Design main, start of the top module:
module main(
    input wire clk,
    input wire rst,
    input wire [3:0] sensor,
    input wire [2:0] sw,
    output wire [1:0] servo
    );
wire [7:0] Servo_R;
wire [7:0] Servo_L;
wire clk_40MHz;
wire clk_1KHz;
wire clk_100MHz;
wire tick_40MHz;
wire tick_1KHz;
wire [10:0] pid_output, position;
servo_handler my_servo (
    .clk(clk_100MHz),
    .en(tick_1KHz),
    .rst(rst),
    .servo_l(Servo_L),
    .servo_r(Servo_R),
    .pid_output(pid_output)
);       
servo_to_PWM my_PWM(
    .clk(clk_100MHz),
    .rst(rst),
    .servo_L(Servo_L),
    .servo_R(Servo_R),
    .PWM_L(servo[0]),
    .PWM_R(servo[1])
);
clock_managment_unit my_clk(
.clk(clk),
.rst(rst),
.clk_100MHz(clk_100MHz),
.clk_40MHz(clk_40MHz),
.clk_1KHz(clk_1KHz),
.tick_40MHz(tick_40MHz),
.tick_1KHz(tick_1KHz)
);
pid my_pid(
    .kp_sw(sw[0]),
    .ki_sw(sw[1]),
    .kd_sw(sw[2]),
    .clk(clk_100MHz),
    .en(tick_40MHz),
    .rst(rst),
    .position(position),
    .pid_output(pid_output)
);
sensor_handler my_sensors(
    .clk(clk_100MHz),
    .rst(rst),
    .sensors(sensor),
    .position(position)
);
endmodule
export LEC_CHECK = 0
export CAP_MARGIN = 20
export CELL_PAD_IN_SITES_DETAIL_PLACEMENT = 1
export CELL_PAD_IN_SITES_GLOBAL_PLACEMENT = 2
export CORE_ASPECT_RATIO = 1.92
export CORE_MARGIN = 2
export CORE_UTILIZATION = 40
export MAX_ROUTING_LAYER = met4
export MIN_ROUTING_LAYER = met1
export PLACE_DENSITY_LB_ADDON = 0.13
export SLEW_MARGIN = 20
export TNS_END_PERCENT = 100
create_clock -name core_clock -period 14.0 [get_ports {clk}]
run.sh (not shown) runs the stock make flow with config.mk's settings and CLKGATE_MAP_FILE=.
Rerun with:
- CELL_PAD_IN_SITES_DETAIL_PLACEMENT: 1 -> not set
- CELL_PAD_IN_SITES_GLOBAL_PLACEMENT: 2 -> not set
- CORE_ASPECT_RATIO: 1.92 -> not set
- MAX_ROUTING_LAYER: met4 -> not set
- MIN_ROUTING_LAYER: met1 -> not set
- PLACE_DENSITY_LB_ADDON: 0.13 -> not set
- TNS_END_PERCENT: 100 -> not set
Flip-flop count stays the same. Final area went down by 3.2%. Routed wire length went down by 23%. Count of clock-buffer cells in the layout does not change. Non-clock buffer count went down by 55. Die size hardly moves. Via count went down by 4.1%.
Rerun with:
- ABC_AREA: not set -> 1
- CAP_MARGIN: 20 -> 40
- CORE_MARGIN: 2 -> 7
- CORE_UTILIZATION: 40 -> 61
- CTS_CLUSTER_DIAMETER: not set -> 95
- CTS_CLUSTER_SIZE: not set -> 73
- GPL_ROUTABILITY_DRIVEN: not set -> 0
- PLACE_DENSITY_LB_ADDON: not set -> 0.24
- SETUP_SLACK_MARGIN: not set -> 0.98
- SLEW_MARGIN: 20 -> 15
- TNS_END_PERCENT: not set -> 70
After rerunning: The changed run produced a clean layout. Final area decreases by 4.0%. Global-route usage rises by 4.4 points. Via count went up by 1.9%. Wire length goes down by 11%. Maximum frequency rises by 10%. Cell count went up by 5.6%. Sequential cell count stays the same.

========
main again, from the RTL that the note above started with.
make LEC_CHECK=0 CAP_MARGIN=20 CORE_MARGIN=2 CORE_UTILIZATION=40 SLEW_MARGIN=20 finish   # period 13.5 ns
The starting point produced a clean layout.
Change:
--- a/flow/config.mk
+++ b/flow/config.mk
@@ -10 +10,2 @@
-export CORE_UTILIZATION = 40
+export CORE_UTILIZATION = 61
+export CTS_CLUSTER_DIAMETER = 65
@@ -11,0 +13 @@
+export TNS_END_PERCENT = 5
==> flow/constraint.sdc (replaced) <==
create_clock -name core_clock -period 7.57 [get_ports {clk}]
set_input_delay 1.5140 -clock core_clock [delete_from_list [all_inputs] [get_ports {clk}]]
set_output_delay 1.5140 -clock core_clock [all_outputs]
set_load 0.01 [all_outputs]
=>
- With this change the flow produced a layout that fails on negative setup slack
- worst setup slack got worse by 5.3 ns
- final area rises by about a fifth
- die size went down by a quarter to a third
- utilization increases by 36 points
- routed wire length climbs by about a fifth
- synthesized cell count does not change
- register-to-register slack is worse by 5.3 ns
- hold slack stays flat
- critical path depth rises by 4
- clock skew stays flat
Change:
--- a/flow/config.mk
+++ b/flow/config.mk
@@ -7,0 +8 @@
+export ABC_AREA = 1
@@ -10,2 +11,2 @@
-export CORE_UTILIZATION = 61
-export CTS_CLUSTER_DIAMETER = 65
+export CORE_UTILIZATION = 72
+export CTS_CLUSTER_SIZE = 98
@@ -13 +13,0 @@
-export TNS_END_PERCENT = 5
==> flow/constraint.sdc (replaced) <==
create_clock -name core_clock -period 11.3 [get_ports {clk}]
set_input_delay 2.2600 -clock core_clock [delete_from_list [all_inputs] [get_ports {clk}]]
set_output_delay 2.2600 -clock core_clock [all_outputs]
set_load 0.01 [all_outputs]
=> The new run finished but failed the layout checks on negative setup slack. Final area goes down by 8.8%. Clock skew goes down by 0.0051 ns.
Change:
--- a/flow/config.mk
+++ b/flow/config.mk
@@ -12 +12,2 @@
-export CTS_CLUSTER_SIZE = 98
+export CTS_CLUSTER_SIZE = 51
+export PLACE_DENSITY_LB_ADDON = 0.25
==> flow/constraint.sdc (replaced) <==
create_clock -name core_clock -period 14.0 [get_ports {clk}]
set_input_delay 2.8000 -clock core_clock [delete_from_list [all_inputs] [get_ports {clk}]]
set_output_delay 2.8000 -clock core_clock [all_outputs]
set_load 0.01 [all_outputs]
=>
- Now the flow completed without violations
- global-route usage went down by 1.1 points
- final area went down by 15%
- sequential share of layout area went up by 3.0 points
- worst setup slack is better by 3.7 ns
- fmax went up by 8.2%
- via count went down by 18%
Change:
--- a/flow/config.mk
+++ b/flow/config.mk
@@ -8 +7,0 @@
-export ABC_AREA = 1
@@ -11,3 +10,3 @@
-export CORE_UTILIZATION = 72
-export CTS_CLUSTER_SIZE = 51
-export PLACE_DENSITY_LB_ADDON = 0.25
+export CORE_UTILIZATION = 40
+export CTS_CLUSTER_SIZE = 100
+export SETUP_SLACK_MARGIN = -1.4
=>
- This time the run finished but fails on negative setup slack
- design area climbs by 4.8%
- wire length climbs by 9.2%
- synthesized area climbs by 2.7%
- synthesized cell count drops by 14%
- core utilization drops by 34 points
- sequential share of layout area drops by 0.96 points
Change:
--- a/flow/config.mk
+++ b/flow/config.mk
@@ -7,0 +8 @@
+export ABC_AREA = 1
@@ -9 +10 @@
-export CORE_MARGIN = 2
+export CORE_MARGIN = 7
@@ -11,2 +12,2 @@
-export CTS_CLUSTER_SIZE = 100
-export SETUP_SLACK_MARGIN = -1.4
+export CTS_CLUSTER_DIAMETER = 95
+export SETUP_SLACK_MARGIN = 2.57
This time the run completed without violations.
Critical path depth came out higher by 40.
Utilization goes up by 6.5 points.
Via count goes up by 5.5%.
Hold slack improves by 0.0049 ns.
Count of clock-buffer cells in the layout is lower by 1.
Setup slack improves by 2.9 ns.
Cell count goes up by 18%.
Cell area goes up by 12%.
Global-route usage goes down by 2.4 points.
Wire length climbs by 0.57%.

========
Setup of job 101:
Starting RTL as in the previous note.
make LEC_CHECK=0 ABC_AREA=1 CAP_MARGIN=20 CORE_MARGIN=2 CORE_UTILIZATION=72 CTS_CLUSTER_SIZE=99 PLACE_DENSITY=0.36 SETUP_SLACK_MARGIN=-0.5 SLEW_MARGIN=20 finish   # period 7.53 ns
Job 101 got as far as 5_1_grt, where a tool error ended the run.
--- input diff job 101..job 102 ---
Settings: SETUP_SLACK_MARGIN: -0.5 -> unset; TNS_END_PERCENT: unset -> 10; the clock period (ns, I/O delays scaled along): 7.53 -> 7.6.
==> results <==
To summarise job 102: no stage aborted, but the layout did not pass its checks, failing on setup timing.
Job 101 did not make it past 5_1_grt, where a tool error ended it.
[job 102] placer congestion estimate rose 1.2% relative to job 101
Instance area at placement: job 102 lower than job 101
Diff job 101 -> job 102: cell total after placement about even; number of nets at floorplan about even.
Input changes introduced in job 103 (baseline for comparison: job 102):
Settings: PLACE_DENSITY no longer set, was 0.36; CTS_CLUSTER_SIZE no longer set, was 99; CORE_UTILIZATION now 46, was 72; TNS_END_PERCENT no longer set, was 10; ABC_AREA no longer set, was 1; the clock period (ns, I/O delays scaled along) now 7.18, was 7.6.
Findings:
Against job 102, job 103 comes in 29 points lower on fraction of met2 tracks used by global routing. Re placed wire-length estimate after detailed placement: job 102 and job 103 aren't equal, and the lower value belongs to job 102. After synthesis and placement, the instance count of job 103 is below that of job 102. Setup slack of the critical path after layout: lower on job 103. From job 102 to job 103 the numbers moved as follows: count of library flops with an enable pin neither gained nor lost much; synthesized cell count lost about 14%. Of job 102 and job 103, not a single run came through the flow clean. In job 103 the implementation completed, yet the final layout does not meet the checks, the culprit being setup timing. Job 102: flow complete, layout not clean; failing: setup timing. Proportion of synthesized chip area in sequential cells (higher): job 102. Changes observed in job 103 relative to job 102: global-route usage shrank by 17 points; register-to-register setup slack shrank by 1030 ps.

========
Setup of try-yarrow:
The RTL this note starts from:
==> flow/design.v <==
`timescale 1ns / 1ps
module frequency_divider
    # ( parameter
        freq = 1000
    )
    (
        input  wire clk100MHz,  
        input  wire rst,        
        output reg  clk_div,    
        output wire tick        
    );
    localparam LOOP_COUNTER_AT = 100_000_000 / freq / 2 ;
    reg [clog2(LOOP_COUNTER_AT)-1:0] count;
    always @( posedge(clk100MHz) )
    begin
        if(rst)
        begin : counter_reset
            count   <= 0;
            clk_div <= 1'b0;
        end
        else
        begin : counter_operate
            if (count == (LOOP_COUNTER_AT - 1))
            begin : counter_loop
                count   <= 0;
                clk_div <= ~clk_div;
            end
            else
            begin : counter_increment
                count   <= count + 1;
                clk_div <= clk_div;
            end
        end
    end
    assign tick = (count == (LOOP_COUNTER_AT - 1)) && !clk_div;
    function integer clog2(input integer number);
        begin
            clog2 = 0;
            while (number)
            begin
                clog2  = clog2 + 1;
                number = number >> 1;
            end
        end
    endfunction
endmodule
`timescale 1ns / 1ps
module clock_managment_unit(
    input wire clk,
    input wire rst,
    output wire clk_100MHz,
    output wire clk_40MHz,
    output wire clk_1KHz,
    output wire tick_40MHz,   
    output wire tick_1KHz     
    );
    frequency_divider 
    #(
        .freq(1000000)   
    )    
    my_1K_divider(
        .clk100MHz(clk),
        .rst(rst),
        .clk_div(clk_1KHz),
        .tick(tick_1KHz)
    );
    frequency_divider 
    #(
        .freq(40000000)
    )    
    my_40M_divider(
        .clk100MHz(clk),
        .rst(rst),
        .clk_div(clk_40MHz),
        .tick(tick_40MHz)
    );
     assign clk_100MHz =clk;
endmodule
`timescale 1ns / 1ps
module sensor_handler(
    input wire clk,
    input wire rst,
    input wire [3:0] sensors,
    output reg [10:0] position
    );
reg [10:0] position_nxt;
always @(posedge clk) begin
    if(rst)
        position <= 0;
    else 
        position <= position_nxt;
end
always @(*) begin
    case(sensors)
    4'b1001:    position_nxt = 500;
    4'b0111:    position_nxt = 1000;
    4'b0011:    position_nxt = 750;
    4'b1110:    position_nxt = 1;
    4'b1100:    position_nxt = 250;
    4'b1011:    position_nxt = 625;
    4'b1101:    position_nxt = 375;
    4'b0001:    position_nxt = 666;
    4'b1000:    position_nxt = 333;
    default:    position_nxt = 1023;    
endcase
end
endmodule
`timescale 1ns / 1ps
module pid(
    input wire clk,
    input wire en,   
    input wire rst,
    input wire [10:0] position,
    input wire kp_sw, ki_sw, kd_sw,  
    output reg [10:0] pid_output
    );
reg signed [10:0] error, error_nxt, error_sum, error_sum_nxt, error_dif, error_dif_nxt, error_prev;
reg signed [12:0] p, p_nxt, i, i_nxt, d, d_nxt;
reg signed [10:0] output_loaded_nxt, output_buf, output_buf_nxt;
localparam  
    K_P      = 1,
    K_P_DEN  = 2,
    K_I      = 5,
    K_I_DEN  = 100,
    K_D      = 1,
    K_D_DEN  = 200,
    TIME_DIV = 100;
always @(posedge clk) begin
    if(rst) begin
        error         <= 0;
        error_sum     <= 0;
        error_dif     <= 0;
        error_prev    <= 0;
        p             <= 0;
        i             <= 0;
        d             <= 0;
        output_buf    <= 0;
        pid_output    <= 0;
    end
    else if(en) begin 
        error         <= error_nxt;
        error_sum     <= error_sum_nxt;
        error_dif     <= error_dif_nxt;
        error_prev    <= error;
        p             <= p_nxt;
        i             <= i_nxt;
        d             <= d_nxt;
        output_buf    <= output_buf_nxt;
        pid_output    <= output_loaded_nxt;
    end
end
always @(*) begin
    error_nxt = 500 - position;
    error_sum_nxt = (error == 0) ? 0 : (error_sum + error);
    error_dif_nxt = error - error_prev;
    p_nxt = kp_sw ? (K_P * error)/K_P_DEN : 0;
    i_nxt = ki_sw ? (K_I * error_sum)/(TIME_DIV * K_I_DEN) : 0;
    d_nxt = kd_sw ? (K_D * error_dif * TIME_DIV)/K_D_DEN : 0;
    output_buf_nxt = p + i + d + 500;
    if(output_buf < 0) output_loaded_nxt = 0;
    else if(output_buf > 1000) output_loaded_nxt = 0;
    else output_loaded_nxt = output_buf;
end
endmodule
`timescale 1ns / 1ps
module servo_handler(
    input  wire clk,
    input  wire en,   
    input  wire rst,
    input  wire [10:0] pid_output,
    output reg  [7:0] servo_l,
    output reg  [7:0] servo_r
    );
reg [7:0] servo_l_nxt;
reg [7:0] servo_r_nxt;
reg [3:0] state,state_nxt;
reg [20:0] counter,counter_nxt;
reg [10:0] pid_buf;
localparam        
    idle              = 3'b000,
    turn_left         = 3'b001,
    turn_right        = 3'b010,
    stop              = 3'b111,
    servo_l_on        = 8'd157,
    servo_r_on        = 8'd137,
    servo_off         = 1'd0;
always @(posedge clk) begin
    if(rst) begin
        servo_l <=0;
        servo_r <=0;
        state   <=0;
        counter <=0;
        pid_buf <=0;
    end
    else if(en) begin
        servo_l <= servo_l_nxt;
        servo_r <= servo_r_nxt;
        state   <= state_nxt;
        counter <= counter_nxt;
        pid_buf <= pid_output;
    end
end
always @(*) begin
    servo_l_nxt = 0;
    servo_r_nxt = 0;
    counter_nxt = 0;
    case (state)
        idle: begin 
            counter_nxt=0;          
            if(pid_buf == 239) begin
                state_nxt =stop;
            end
            else if(pid_buf > 500) begin
                state_nxt=turn_left;
            end  
            else if(pid_buf < 500) begin
                state_nxt=turn_right;
            end
            else begin
                state_nxt=idle;
                servo_l_nxt = servo_l_on;
                servo_r_nxt = servo_r_on; 
            end    
        end      
        turn_right: begin
            counter_nxt=counter+1;
            servo_l_nxt = servo_l_on;
            servo_r_nxt =servo_off;
            if(counter >= pid_buf)
                state_nxt=idle;
            else
                state_nxt=turn_right;
        end
        turn_left: begin
            counter_nxt=counter+1;
            servo_l_nxt = servo_off;
            servo_r_nxt =servo_r_on;
            if(pid_buf < 500 || counter >= pid_buf - 500)
                state_nxt=idle;
            else
                state_nxt=turn_left;
        end
        stop: begin
            servo_l_nxt = servo_off;
            servo_r_nxt =servo_off;
            if(pid_buf == 239)
                state_nxt =stop;
            else 
                state_nxt=idle;
        end     
        default: state_nxt=idle;        
    endcase    
end
endmodule
`timescale 1ns / 1ps
module servo_to_PWM(
   input wire clk,
   input wire rst,
   input wire [7:0] servo_L,
   input wire [7:0] servo_R,
   output reg PWM_L,
   output reg PWM_R
   );
reg PWM_L_nxt;
reg PWM_R_nxt;
reg [19:0] counter,counter_nxt;
reg [20:0] servo_l_mul,servo_r_mul;
reg [7:0] servo_L_buf, servo_R_buf;
always@ (posedge clk) begin
   if(rst) begin
      counter <=0;
      PWM_L   <=0;
      PWM_R   <=0;
   end
   else begin
      counter <=counter_nxt;
      PWM_L   <=PWM_L_nxt;
      PWM_R   <=PWM_R_nxt;
   end
end 
always @* begin
   servo_l_mul =servo_L *1000;
   servo_r_mul =servo_R *1000;
   counter_nxt = counter+1;
   if(counter > 1000000) begin
      counter_nxt=0;
   end
   if(counter > servo_l_mul) begin
      PWM_L_nxt=0;
   end
   else begin
      PWM_L_nxt =1;
   end
   if(counter >servo_r_mul) begin
      PWM_R_nxt=0;
   end
   else begin
      PWM_R_nxt =1;
   end
end 
endmodule
`timescale 1ns / 1ps
module main(
    input wire clk,
    input wire rst,
    input wire [3:0] sensor,
    input wire [2:0] sw,
    output wire [1:0] servo
    );
wire [7:0] Servo_R;
wire [7:0] Servo_L;
wire clk_40MHz;
wire clk_1KHz;
wire clk_100MHz;
wire tick_40MHz;
wire tick_1KHz;
wire [10:0] pid_output, position;
servo_handler my_servo (
    .clk(clk_100MHz),
    .en(tick_1KHz),
    .rst(rst),
    .servo_l(Servo_L),
    .servo_r(Servo_R),
    .pid_output(pid_output)
);       
servo_to_PWM my_PWM(
    .clk(clk_100MHz),
    .rst(rst),
    .servo_L(Servo_L),
    .servo_R(Servo_R),
    .PWM_L(servo[0]),
    .PWM_R(servo[1])
);
clock_managment_unit my_clk(
.clk(clk),
.rst(rst),
.clk_100MHz(clk_100MHz),
.clk_40MHz(clk_40MHz),
.clk_1KHz(clk_1KHz),
.tick_40MHz(tick_40MHz),
.tick_1KHz(tick_1KHz)
);
pid my_pid(
    .kp_sw(sw[0]),
    .ki_sw(sw[1]),
    .kd_sw(sw[2]),
    .clk(clk_100MHz),
    .en(tick_40MHz),
    .rst(rst),
    .position(position),
    .pid_output(pid_output)
);
sensor_handler my_sensors(
    .clk(clk_100MHz),
    .rst(rst),
    .sensors(sensor),
    .position(position)
);
endmodule
Settings: LEC_CHECK=0, CAP_MARGIN=35, CORE_ASPECT_RATIO=0.6, CORE_MARGIN=2, CORE_UTILIZATION=18, CTS_CLUSTER_DIAMETER=169, GPL_TIMING_DRIVEN=0, HOLD_SLACK_MARGIN=-0.0, MAX_ROUTING_LAYER=met4, PLACE_DENSITY_LB_ADDON=0.27, SETUP_SLACK_MARGIN=2.74, SLEW_MARGIN=35, TNS_END_PERCENT=55; clock period 10.7 ns.
Ran to the end and failed final checks on setup timing: try-yarrow.
#### Input delta (try-amber over try-yarrow)
- MIN_ROUTING_LAYER: unset -> met2
- CTS_CLUSTER_DIAMETER: 169 -> 24
- CELL_PAD_IN_SITES_DETAIL_PLACEMENT: unset -> 2
Notes after the runs:
- Going from try-yarrow to try-amber, data-path buffer share of cell area in the final layout shows an increase of 1.4 points, layout overhead on the synthesized area climbed 3.2 points, post-route cell area climbed 2.4%, via count higher.
- In try-amber the implementation completed, yet the final layout does not meet the checks, the culprit being setup timing.
The following lists how try-nickel was set up differently from try-amber:
- removing MAX_ROUTING_LAYER (formerly met4)
- changing CORE_UTILIZATION from 18 to 61
- removing CTS_CLUSTER_DIAMETER (formerly 24)
- removing CELL_PAD_IN_SITES_DETAIL_PLACEMENT (formerly 2)
- changing CAP_MARGIN from 35 to 20
- removing SETUP_SLACK_MARGIN (formerly 2.74)
- removing TNS_END_PERCENT (formerly 55)
- removing PLACE_DENSITY_LB_ADDON (formerly 0.27)
- removing MIN_ROUTING_LAYER (formerly met2)
- removing CORE_ASPECT_RATIO (formerly 0.6)
- removing HOLD_SLACK_MARGIN (formerly -0.0)
- removing GPL_TIMING_DRIVEN (formerly 0)
- changing SLEW_MARGIN from 35 to 20
- changing the clock period (ns, I/O delays scaled along) from 10.7 to 10.9
Notes after the runs:
Compared with try-amber, try-nickel shows a higher floorplan core density.
The runs compared here, try-nickel and try-amber, all ended either early or with open violations.
try-nickel vs. try-amber: global routing usage summed across all routing layers picked up an extra 8.0 points; first-pass GRT wire length lost 30%.
In the tables for try-nickel and try-amber, sum of routed wire length over all layers reads higher with try-amber.
Cell count: try-nickel < try-amber
The worst setup slack in try-nickel was higher than what try-amber gave.
Input changes introduced in try-pepper (baseline for comparison: try-nickel):
- CORE_UTILIZATION now 35, was 61
- the clock period (ns, I/O delays scaled along) now 13.5, was 10.9
==> results <==
Across try-nickel and try-pepper, a clean result was obtained everywhere but in try-nickel. Relative to try-nickel, largest net degree at the start of global routing has decreased by about 3% in try-pepper. Run comparison: try-nickel capturing element of the worst setup path my_pid.d[6]$_SDFFE_PP0P_; try-pepper capturing element of the worst setup path my_pid.d[2]$_SDFFE_PP0P_. In the metrics for try-pepper and try-nickel, the one carrying the lower final standard cell utilization of the core is try-pepper. Sort try-pepper and try-nickel by least setup slack across all paths after layout asc -> top: try-nickel. try-pepper vs try-nickel: post-route cell area down.
